==> v34: inputs <==
## alu_top
module alu_top #(
    parameter A_WIDTH_TOP = 16,
    parameter B_WIDTH_TOP = 16
) (
    input   CLK,rst,
    input   [3 : 0] ALU_FUNC,
    input   [A_WIDTH_TOP - 1 : 0] A,
    input   [B_WIDTH_TOP - 1 : 0] B,
    output  [A_WIDTH_TOP + B_WIDTH_TOP - 1 : 0] Arith_OUT, Logic_OUT, CMP_OUT,Shift_OUT,
    output  Carry_OUT, Arith_Flag, Logic_Flag, CMP_Flag, Shift_Flag
);
export LEC_CHECK = 0
export CAP_MARGIN = 20
export CORE_MARGIN = 2
export CORE_UTILIZATION = 72
export CTS_CLUSTER_DIAMETER = 134
export MAX_ROUTING_LAYER = met4
export PLACE_DENSITY = 0.67
export SETUP_SLACK_MARGIN = 5.0
export SLEW_MARGIN = 20
create_clock -name core_clock -period 97.7 [get_ports {CLK}]
run.sh (not shown) runs the stock make flow with config.mk's settings and CLKGATE_MAP_FILE=.
==> v21 (differences from v34) <==
CORE_UTILIZATION = 29   (was 72)
CTS_CLUSTER_DIAMETER = not set   (was 134)
MAX_ROUTING_LAYER = not set   (was met4)
PLACE_DENSITY = not set   (was 0.67)
SETUP_SLACK_MARGIN = not set   (was 5.0)
==> flow/constraint.sdc (replaced) <==
create_clock -name core_clock -period 131.0 [get_ports {CLK}]
set_input_delay 26.2000 -clock core_clock [delete_from_list [all_inputs] [get_ports {CLK}]]
set_output_delay 26.2000 -clock core_clock [all_outputs]
set_load 0.01 [all_outputs]
==> v15 (differences from v34) <==
CORE_ASPECT_RATIO = 0.71   (was not set)
CORE_UTILIZATION = 40   (was 72)
CTS_CLUSTER_DIAMETER = not set   (was 134)
MAX_ROUTING_LAYER = not set   (was met4)
PLACE_DENSITY = not set   (was 0.67)
SETUP_SLACK_MARGIN = not set   (was 5.0)
TNS_END_PERCENT = 90   (was not set)
==> flow/constraint.sdc (replaced) <==
create_clock -name core_clock -period 130.0 [get_ports {CLK}]
set_input_delay 26.0000 -clock core_clock [delete_from_list [all_inputs] [get_ports {CLK}]]
set_output_delay 26.0000 -clock core_clock [all_outputs]
set_load 0.01 [all_outputs]
==> v26 (differences from v34) <==
ABC_AREA = 1   (was not set)
CTS_CLUSTER_DIAMETER = not set   (was 134)
CTS_CLUSTER_SIZE = 100   (was not set)
MAX_ROUTING_LAYER = not set   (was met4)
PLACE_DENSITY = not set   (was 0.67)
SETUP_SLACK_MARGIN = not set   (was 5.0)
==> flow/constraint.sdc (replaced) <==
create_clock -name core_clock -period 131.0 [get_ports {CLK}]
set_input_delay 26.2000 -clock core_clock [delete_from_list [all_inputs] [get_ports {CLK}]]
set_output_delay 26.2000 -clock core_clock [all_outputs]
set_load 0.01 [all_outputs]
==> impl_metrics.tcl <==
# place-and-route summary
set metrics [dict create \
    met1_usage 0.2542 \
    status "timing/DRC/antenna clean" \
    synth.avg_cell_area_sq_um 7.579 \
    use_met3 0.02230 \
    ys_sh_adder 0.2995 \
    grt_busiest_layer "met2" \
]
# the run above: v21

==> impl_metrics.tcl <==
# collected from the flow reports
set metrics [dict create \
    status "aborted with a tool error" \
    lastStage "global routing" \
    error "[ERROR GRT-0232] Routing congestion too high. Check the congestion heatmap in the GUI." \
    use_met3 0.5555 \
    ys_sh_adder 0.2995 \
    met1_usage 0.7780 \
]
# the run above: v34

==> impl_metrics.tcl <==
# place-and-route summary
set metrics [dict create \
    status "timing/DRC/antenna clean" \
    synth.avg_cell_area_sq_um 7.579 \
    grt_busiest_layer "met1" \
    use_met3 0.06286 \
]
# the run above: v15

==> impl_metrics.tcl <==
# place-and-route summary
set metrics [dict create \
    status "timing/DRC/antenna clean" \
    met1_usage 0.5271 \
    use_met3 0.09203 \
    synth.avg_cell_area_sq_um 6.476 \
    ys_sh_adder 0.2890 \
]
# the run above: v26


========
==> inputs of run K <==
alu_top again, from the RTL that the note above started with.
export LEC_CHECK = 0
export ABC_AREA = 0
export CAP_MARGIN = 15
export CORE_MARGIN = 2
export CORE_UTILIZATION = 66
export CTS_CLUSTER_DIAMETER = 261
export CTS_CLUSTER_SIZE = 93
export MIN_ROUTING_LAYER = met1
export SETUP_SLACK_MARGIN = 5.0
export SLEW_MARGIN = 0
export TNS_END_PERCENT = 25
create_clock -name core_clock -period 136.0 [get_ports {CLK}]
==> run C (differences from run K) <==
Settings changed: CORE_ASPECT_RATIO set to 0.57, CORE_MARGIN 2 to 8, CORE_UTILIZATION 66 to 35, CTS_CLUSTER_DIAMETER 261 to 212, GPL_ROUTABILITY_DRIVEN set to 0, GPL_TIMING_DRIVEN set to 0, HOLD_SLACK_MARGIN set to 0.28, PLACE_DENSITY set to 0.41, SETUP_SLACK_MARGIN 5.0 to not set.
==> flow/constraint.sdc (replaced) <==
create_clock -name core_clock -period 166.0 [get_ports {CLK}]
set_input_delay 33.2000 -clock core_clock [delete_from_list [all_inputs] [get_ports {CLK}]]
set_output_delay 33.2000 -clock core_clock [all_outputs]
set_load 0.01 [all_outputs]
==> run R (differences from run K) <==
Settings changed: ABC_AREA 0 to 1, CORE_UTILIZATION 66 to 24, MIN_ROUTING_LAYER met1 to met2, PLACE_DENSITY_LB_ADDON set to 0.0.
==> flow/constraint.sdc (replaced) <==
create_clock -name core_clock -period 166.0 [get_ports {CLK}]
set_input_delay 33.2000 -clock core_clock [delete_from_list [all_inputs] [get_ports {CLK}]]
set_output_delay 33.2000 -clock core_clock [all_outputs]
set_load 0.01 [all_outputs]
==> qor summary <==
metric	run R	run C	run K
Fillers	17,400	10,900	4,665
DPL Wire Length	124 mm	126 mm	88.1 mm
Total core area	154,000 sq um	103,000 sq um	53,900 sq um
Instance tally after logic synthesis	5,746	4,761	4,761
Cell count listed in synth_stat.txt	5,746	4,761	4,761
Die Wd	398 microns	441 microns	238 microns
Final worst slack	40.42 ns	22.98 ns	12.48 ns
Total global routing track utilization	0.300	0.255	0.398
Run status	timing/DRC/antenna clean	timing/DRC/antenna clean	timing/DRC/antenna clean
Final weighted congestion in routability-driven placement	0.886	-	0.991
Met2 usage in global routing	0.327	0.333	0.617
First drt pass iteration count	9	5	6
